build 14:
// busBridge3
module busBridge3
  (i_CLK,
   i_rst,
   i_dataRx,
   i_strobeRx,
   o_dataTx,
   i_strobeTx,
   i_strobeSync,
   o_busAddr,
   o_busData,
   i_busData,
   o_busWe,
   o_busRe,
   i_busAck  
   );
Size in the first run: about 1600 cells after synthesis, about 240 flip-flops, ~120 I/O pins.
export LEC_CHECK = 0
export CAP_MARGIN = 15
export CORE_MARGIN = 2
export CORE_UTILIZATION = 72
export CTS_CLUSTER_SIZE = 37
export HOLD_SLACK_MARGIN = -0.08
export PLACE_DENSITY_LB_ADDON = 0.25
export SETUP_SLACK_MARGIN = 0.97
export SLEW_MARGIN = 20
create_clock -name core_clock -period 3.33 [get_ports {i_CLK}]
run.sh (not shown) runs the stock make flow with config.mk's settings and CLKGATE_MAP_FILE=.
Build 14 did not finish; the tool stopped in 5_1_grt with error GRT-0232.
> inputs changed (build 14 -> build 45)
Settings: an added MAX_ROUTING_LAYER of met4; a change of SETUP_SLACK_MARGIN from 0.97 to 0.73; a change of CTS_CLUSTER_SIZE from 37 to 27; a deleted PLACE_DENSITY_LB_ADDON that had been 0.25; an added CORE_ASPECT_RATIO of 0.9; a change of CAP_MARGIN from 15 to 20; an added PLACE_DENSITY of 0.7; an added TNS_END_PERCENT of 80; an added ABC_AREA of 0; a change of the clock period (ns, I/O delays scaled along) from 3.33 to 4.05.
Notes after the runs:
Looking at the reports, build 45 completed the entire flow and the layout it produced met the timing, design-rule and antenna checks. When build 45 is set beside build 14, its initial standard-cell utilization of the core turns out to be 0.71 points larger. Vertical die dimension delta for build 45 relative to build 14: 5.0% lower. Row setup slack after placement: build 45 higher / build 14 lower. Compared with build 14, build 45 shows instance count after placement with tap cells included that has gone down by a few percent. Final RePlAce weighted congestion (build 45 over build 14): increase, about 4%. Delta (build 45 minus build 14): area inside the core boundary saw a decrease; site row count shows a reduction of 3; setup fix buffers added after clock tree synthesis dropped 4; CTS sink count essentially unchanged; number of H-tree levels held steady. Higher horizontal extent of the die among build 14 and build 45: build 45.
Input changes introduced in build 63 (baseline for comparison: build 45):
Settings: a deleted ABC_AREA that had been 0; a deleted MAX_ROUTING_LAYER that had been met4; a deleted TNS_END_PERCENT that had been 80; a change of CTS_CLUSTER_SIZE from 27 to 37; a deleted PLACE_DENSITY that had been 0.7; a change of SETUP_SLACK_MARGIN from 0.73 to 0.27; a change of CAP_MARGIN from 20 to 15; a deleted CORE_ASPECT_RATIO that had been 0.9; a change of the clock period (ns, I/O delays scaled along) from 4.05 to 3.33.
## What came out
Completing all stages was not enough for build 63: its layout failed the final checks because of negative setup slack.
Comparing build 45 against build 63, there is no change at all in final max-slew violation count.
[compare] base=build 45 new=build 63: worst voltage drop across the vdd grid decreased by about 9% relative to the old numbers, post-route cell area increased by about 0.5% relative to the old numbers, flip-flop count closely matched the old numbers, total of cells resized after clock tree synthesis decreased by 5 relative to the old numbers.
On build 63: number of setup violations in the final report is 1 higher than what build 45 gave.
Build 63 vs build 45: number of cells on the worst reg-to-reg path up
Status: floorplan die area parity (build 63, build 45)
For build 30, these inputs were changed with respect to build 63:
Settings: SETUP_SLACK_MARGIN now 0.23, was 0.27; HOLD_SLACK_MARGIN no longer set, was -0.08; CORE_UTILIZATION now 65, was 72; CTS_CLUSTER_SIZE no longer set, was 37; CAP_MARGIN now 20, was 15; the clock period (ns, I/O delays scaled along) now 1.87, was 3.33.
[summary]
Summary of build 30 over build 63: area after synthesis closely matched the old numbers; final RePlAce weighted congestion increased by 0.76% relative to the old numbers; floorplan utilization decreased by 6.3 points relative to the old numbers. From build 63 to build 30, post-synthesis mux area share did not move at all. Build 30 is listed as incomplete: the tool reported an error in 4_1_cts and the run ended there. Build 63: complete, dirty (negative setup slack). Compared with build 63, build 30 shows a estimated wirelength of the detail-placed design that is 5700 um higher. Going from build 63 to build 30, die extent in x grew by a few percent. Build 30 gives more die area than build 63 did.
[inputs] build 51 vs build 30
Settings: setting CTS_CLUSTER_SIZE to 37 for the first time; changing CORE_UTILIZATION from 65 to 72; removing SETUP_SLACK_MARGIN (formerly 0.23); changing the clock period (ns, I/O delays scaled along) from 1.87 to 3.47.
Findings:
In build 51 the implementation ran to completion but is not tape-out ready, as the final checks report negative setup slack. Build 30: it failed with a tool error in 4_1_cts, so there are no final results. As of build 51, placement row count had fallen by a few percent compared to build 30. [compare] base=build 30 new=build 51: total placed cells including tap cells went down 337; share of async-settable or async-resettable flops after synthesis held. Build 51 -> build 30: synthesized area divided by synthesized cell count delta 0, exact match. Note that the width of the die recorded for build 30 amounts to 1.05 times the value seen in build 51. As of build 51, die size had fallen by a little under 10% compared to build 30. Build 30 → build 51: share of synthesized cell area in and, or, nand and nor gates shows no meaningful change, effective utilization at floorplan rose by 6.3 points.

* * *

== v44 ==
Starting RTL as in the previous note.
clock: 5.0 ns
lec_check: 0
abc_area: 1
cap_margin: 15
cell_pad_in_sites_global_placement: 1
core_margin: 2
core_utilization: 25
gpl_timing_driven: 0
hold_slack_margin: 0.21
max_routing_layer: met4
min_routing_layer: met2
place_density_lb_addon: 0.1
setup_slack_margin: 0.11
slew_margin: 20
tns_end_percent: 20
v44 finished end to end and its layout was clean on timing, DRC and antenna.
--- input diff v44..v39 ---
- removing TNS_END_PERCENT (formerly 20)
- removing PLACE_DENSITY_LB_ADDON (formerly 0.1)
- removing HOLD_SLACK_MARGIN (formerly 0.21)
- removing GPL_TIMING_DRIVEN (formerly 0)
- removing MAX_ROUTING_LAYER (formerly met4)
- changing CORE_UTILIZATION from 25 to 40
- removing CELL_PAD_IN_SITES_GLOBAL_PLACEMENT (formerly 1)
- removing ABC_AREA (formerly 1)
- removing SETUP_SLACK_MARGIN (formerly 0.11)
- removing MIN_ROUTING_LAYER (formerly met2)
- changing CAP_MARGIN from 15 to 20
- changing the clock period (ns, I/O delays scaled along) from 5.0 to 4.75
==> results <==
v39 has layout inverter count without the clock tree below what v44 had.
Measured against each other, v44 and v39 differ in via count, the higher figure coming from v44.
v39: met1 layer usage reported by global route is 32 points higher than what v44 reported.
Between v44 and v39, the cell count went down.
Total wire length after detailed routing was higher in v44 than in v39.
Quantity of gates resized following cts came out exactly the same in v44 and v39.
[compare] base=v44 new=v39: H-tree depth now smaller, maximum VDD drop now larger.
DRC marker count from the first detailed-route iteration delta for v39 relative to v44: about 70% lower
Compared with v44, v39 shows a half-perimeter wire length after placement that is about 36% lower.
Of the two values seen for start point of the critical path, state[1] was produced by v44 and state[4] by v39.
The inputs of v33 differ from those of v39 as listed below.
- an added TNS_END_PERCENT of 5
- a change of CORE_UTILIZATION from 40 to 25
- an added GPL_TIMING_DRIVEN of 0
- a change of the clock period (ns, I/O delays scaled along) from 4.75 to 5.0
## What came out
- v39 has a lower combinational fraction of design power than v33.
- Between v39 and v33, the final cell count without fillers is lower for v39.
- The final reports for v33 and v39 show combined buffer and inverter count along the critical path higher in the former.
- Relative to v39, the wire length measured on v33 has increased by more than 10%.

* * *

busBridge3 again, from the RTL that the note above started with.
## busBridge3
module busBridge3
  (i_CLK,
   i_rst,
   i_dataRx,
   i_strobeRx,
   o_dataTx,
   i_strobeTx,
   i_strobeSync,
   o_busAddr,
   o_busData,
   i_busData,
   o_busWe,
   o_busRe,
   i_busAck  
   );
   input wire   i_CLK;      
   input wire   i_rst;  
   input wire [7:0] i_dataRx;
   input wire 	    i_strobeRx;  
   output wire [7:0] o_dataTx;
   input wire 	     i_strobeTx;  
   input wire 	     i_strobeSync;
   output reg [31:0] o_busAddr;
   output reg [31:0] o_busData;
   input wire [31:0] i_busData;
   output reg 	     o_busWe;   
   output reg 	     o_busRe;
   input wire 	     i_busAck;
   localparam STROBE_TX_DELAY = 32'd2;  
   reg 		     pendingRead;
   reg [15:0] 	     readMargin;
   reg [15:0] 	     readMarginMin;
   reg [31:0] 	     shiftIn;
   wire [31:0] 	     nextShiftIn = {i_dataRx, shiftIn[31:8]};
   reg [31:0] 	     shiftOut;
   wire [31:0] 	     nextShiftOut = {8'd0, shiftOut[31:8]};
   assign o_dataTx = shiftOut[7:0];
   localparam STATE_IDLE = 8'd0;
   localparam STATE_ADDRINC = 8'd1;
   localparam STATE_WORDWIDTH = 8'd2;
   localparam STATE_NWORDS = 8'd3;
   localparam STATE_ADDRWRITE = 8'd4;
   localparam STATE_WRITE = 8'd5;
   localparam STATE_ADDRREAD = 8'd6;
   localparam STATE_READ = 8'd7;
   localparam STATE_MARGIN = 8'd8;
   reg [1:0] 	     nRemMinusOne;
   reg [7:0] 	     state;
   reg [31:0] 	     addr;
   reg [7:0] 	     config_addrInc;
   reg [1:0] 	     config_wordwidthMinusOne;
   reg [15:0] 	     config_nWordsMinusOne;
   reg [15:0] 	     countNWords;
   task doRead(input [31:0] newAddr, input[15:0] paramCountMinusOne);
      begin
	 o_busRe <= 1'b1;
	 o_busAddr <= newAddr;
	 pendingRead <= 1'b1;
	 addr <= newAddr + {24'd0, config_addrInc};
	 readMargin <= 16'd0;	 
	 if (paramCountMinusOne == 16'd0) begin
	    state <= STATE_IDLE;
	    nRemMinusOne <= 2'd0;		 
	    countNWords <= 16'dx;		 
	 end else begin
	    countNWords <= paramCountMinusOne - 16'd1;
  ...
export LEC_CHECK = 0
export ABC_AREA = 0
export CAP_MARGIN = 20
export CORE_ASPECT_RATIO = 0.9
export CORE_MARGIN = 2
export CORE_UTILIZATION = 72
export CTS_CLUSTER_DIAMETER = 29
export CTS_CLUSTER_SIZE = 27
export HOLD_SLACK_MARGIN = -0.08
export MAX_ROUTING_LAYER = met4
export PLACE_DENSITY = 0.7
export SETUP_SLACK_MARGIN = 0.73
export SLEW_MARGIN = 20
export TNS_END_PERCENT = 80
create_clock -name core_clock -period 4.0 [get_ports {i_CLK}]
The starting point aborted during global routing.
Edit:
ABC_AREA = unset   (was 0)
CORE_ASPECT_RATIO = unset   (was 0.9)
CORE_UTILIZATION = 57   (was 72)
CTS_CLUSTER_DIAMETER = unset   (was 29)
CTS_CLUSTER_SIZE = unset   (was 27)
HOLD_SLACK_MARGIN = unset   (was -0.08)
MAX_ROUTING_LAYER = unset   (was met4)
PLACE_DENSITY = unset   (was 0.7)
SETUP_SLACK_MARGIN = unset   (was 0.73)
TNS_END_PERCENT = unset   (was 80)
clock period = 2.84 ns   (was 4.0 ns; I/O delays follow)
Result: Now the flow finished but failed the layout checks on setup timing; die area climbs by 25%; synthesized cell count is unchanged; synthesized area does not change.
Edit:
CAP_MARGIN = 15   (was 20)
CORE_UTILIZATION = 72   (was 57)
CTS_CLUSTER_SIZE = 37   (was unset)
HOLD_SLACK_MARGIN = -0.08   (was unset)
PLACE_DENSITY_LB_ADDON = 0.25   (was unset)
SETUP_SLACK_MARGIN = 0.96   (was unset)
clock period = 3.33 ns   (was 2.84 ns; I/O delays follow)
After rerunning: With this change the flow failed in global routing. Die area is lower by 20%. Area after synthesis stays the same. Synthesized cell count is unchanged.

* * *

run A:
Starting RTL as in the previous note.
Design busBridge3, start of the top module:
module busBridge3
  (i_CLK,
   i_rst,
   i_dataRx,
   i_strobeRx,
   o_dataTx,
   i_strobeTx,
   i_strobeSync,
   o_busAddr,
   o_busData,
   i_busData,
   o_busWe,
   o_busRe,
   i_busAck  
   );
Settings: LEC_CHECK=0, ABC_AREA=1, CAP_MARGIN=20, CORE_ASPECT_RATIO=0.61, CORE_MARGIN=2, CORE_UTILIZATION=68, CTS_CLUSTER_DIAMETER=43, CTS_CLUSTER_SIZE=75, HOLD_SLACK_MARGIN=-0.1, MAX_ROUTING_LAYER=met4, SETUP_SLACK_MARGIN=0.71, SLEW_MARGIN=20, TNS_END_PERCENT=5; clock period 7.09 ns.
Run A went all the way through the flow, and no timing, DRC or antenna check failed.
Modified inputs, run B compared to run A
- a deleted TNS_END_PERCENT that had been 5
- a change of CORE_UTILIZATION from 68 to 71
- a deleted ABC_AREA that had been 1
- a deleted MAX_ROUTING_LAYER that had been met4
- a change of SETUP_SLACK_MARGIN from 0.71 to -0.16
- an added PLACE_DENSITY_LB_ADDON of 0.01
- a deleted CORE_ASPECT_RATIO that had been 0.61
- a deleted HOLD_SLACK_MARGIN that had been -0.1
- a deleted CTS_CLUSTER_DIAMETER that had been 43
- a change of CTS_CLUSTER_SIZE from 75 to 73
- a change of the clock period (ns, I/O delays scaled along) from 7.09 to 1.63
==> results <==
Between run A and run B, chip width decreased.
Run B terminated abnormally: detailed placement (3_5_place_dp) reported DPL-0033.
Run A finished end to end and its layout was clean on timing, DRC and antenna.
Cmp run B and run A / pre-placement core utilization / lower: run A
Area of the synthesized netlist per yosys stat up 0.66% in run B wrt run A
Area of the mapped netlist grows slightly when moving from run A to run B.
Between run B and run A, it is run B whose average cell area after synthesis is higher, by about 17%.
Run A -> run B: count of flip-flops with a built-in enable after synthesis delta 0, exact match
Run B — multiplexer share of the synthesized area 11 points higher, run A as reference
Summary — post-synthesis net count, run B relative to run A: lower, by about 13%.
Run A fits on a die that is larger than the die of run B.
Between run B and run A, the adder-cell share of the synthesized area figures differ only marginally.
Input-level comparison between run C and run B:
- putting PLACE_DENSITY at 0.95 where nothing was set
- clearing PLACE_DENSITY_LB_ADDON, which used to be 0.01
- clearing SETUP_SLACK_MARGIN, which used to be -0.16
- swapping 73 for 37 in CTS_CLUSTER_SIZE
- swapping 71 for 72 in CORE_UTILIZATION
- swapping 1.63 for 3.47 in the clock period (ns, I/O delays scaled along)
Stage in which a tool error killed run C: global routing (5_1_grt). Area after synthesis came out exactly the same in run B and run C. Max weighted congestion reported at the end of routability-driven placement across run B and run C: run C. Run C -> run B: area figure in the yosys stat output delta 0, exact match. In terms of synthesized cell count, run C and run B differ only marginally. | die area | run C vs run B | better |.
Changes in run D relative to run C:
- a change of CORE_UTILIZATION from 72 to 45
- a deleted CTS_CLUSTER_SIZE that had been 37
- a deleted PLACE_DENSITY that had been 0.95
- a change of the clock period (ns, I/O delays scaled along) from 3.47 to 4.75
Tool error GRT-0232 stopped run C during global routing (5_1_grt); no final results. Run D completed; timing, DRC and antenna clean. Run D -> run C: parity-gate share of the synthesized area counting xor and xnor cells delta 0, exact match. Compared with run C, die boundary height in run D increased by more than a quarter. Looking at number of placed instances with taps included, run D sits 114 above run C. | starting density of the core | run D vs run C | 27 points lower |. In the flow results for run D and run C, the total cell area at the placement stage is larger on run C. Re number of buffers inserted by post-CTS setup repair: run C was higher than run D. Relative to run C, the full die area of run D is higher by 0.011 mm^2.

* * *

Starting RTL as in the previous note.
Settings: LEC_CHECK=0, ABC_AREA=0, CAP_MARGIN=20, CORE_ASPECT_RATIO=0.61, CORE_MARGIN=2, CORE_UTILIZATION=61, CTS_CLUSTER_DIAMETER=43, MAX_ROUTING_LAYER=met4, SETUP_SLACK_MARGIN=0.71, SLEW_MARGIN=20, TNS_END_PERCENT=5; clock period 7.25 ns.
Edit:
==> flow/config.mk (replaced) <==
export PLATFORM = sky130hd
export DESIGN_NAME = busBridge3
export DESIGN_NICKNAME = busBridge3
export VERILOG_FILES = /design/flow/design.v
export SDC_FILE = /design/flow/constraint.sdc
export NUM_CORES = 4
export LEC_CHECK = 0
export CAP_MARGIN = 20
export CORE_MARGIN = 2
export CORE_UTILIZATION = 72
export CTS_CLUSTER_DIAMETER = 27
export CTS_CLUSTER_SIZE = 37
export SETUP_SLACK_MARGIN = 0.52
export SLEW_MARGIN = 20
==> flow/constraint.sdc (replaced) <==
create_clock -name core_clock -period 3.47 [get_ports {i_CLK}]
set_input_delay 0.6940 -clock core_clock [delete_from_list [all_inputs] [get_ports {i_CLK}]]
set_output_delay 0.6940 -clock core_clock [all_outputs]
set_load 0.01 [all_outputs]
Outcome:
- With this change the flow failed in global routing (5_1_grt)
- die size is lower by 15%
- synthesized cell count does not change
- area after synthesis is unchanged
Edit:
==> flow/config.mk (replaced) <==
export PLATFORM = sky130hd
export DESIGN_NAME = busBridge3
export DESIGN_NICKNAME = busBridge3
export VERILOG_FILES = /design/flow/design.v
export SDC_FILE = /design/flow/constraint.sdc
export NUM_CORES = 4
export LEC_CHECK = 0
export CAP_MARGIN = 40
export CORE_MARGIN = 2
export CORE_UTILIZATION = 72
export CTS_CLUSTER_DIAMETER = 26
export CTS_CLUSTER_SIZE = 30
export HOLD_SLACK_MARGIN = -0.06
export SLEW_MARGIN = 20
==> flow/constraint.sdc (replaced) <==
create_clock -name core_clock -period 3.27 [get_ports {i_CLK}]
set_input_delay 0.6540 -clock core_clock [delete_from_list [all_inputs] [get_ports {i_CLK}]]
set_output_delay 0.6540 -clock core_clock [all_outputs]
set_load 0.01 [all_outputs]
Result:
- With this change the flow ended with an error in clock tree synthesis (4_1_cts)
- area after synthesis does not change
- synthesized cell count stays the same
- die area stays the same
No activity file was given, so power comes from the tool's default toggle rates.
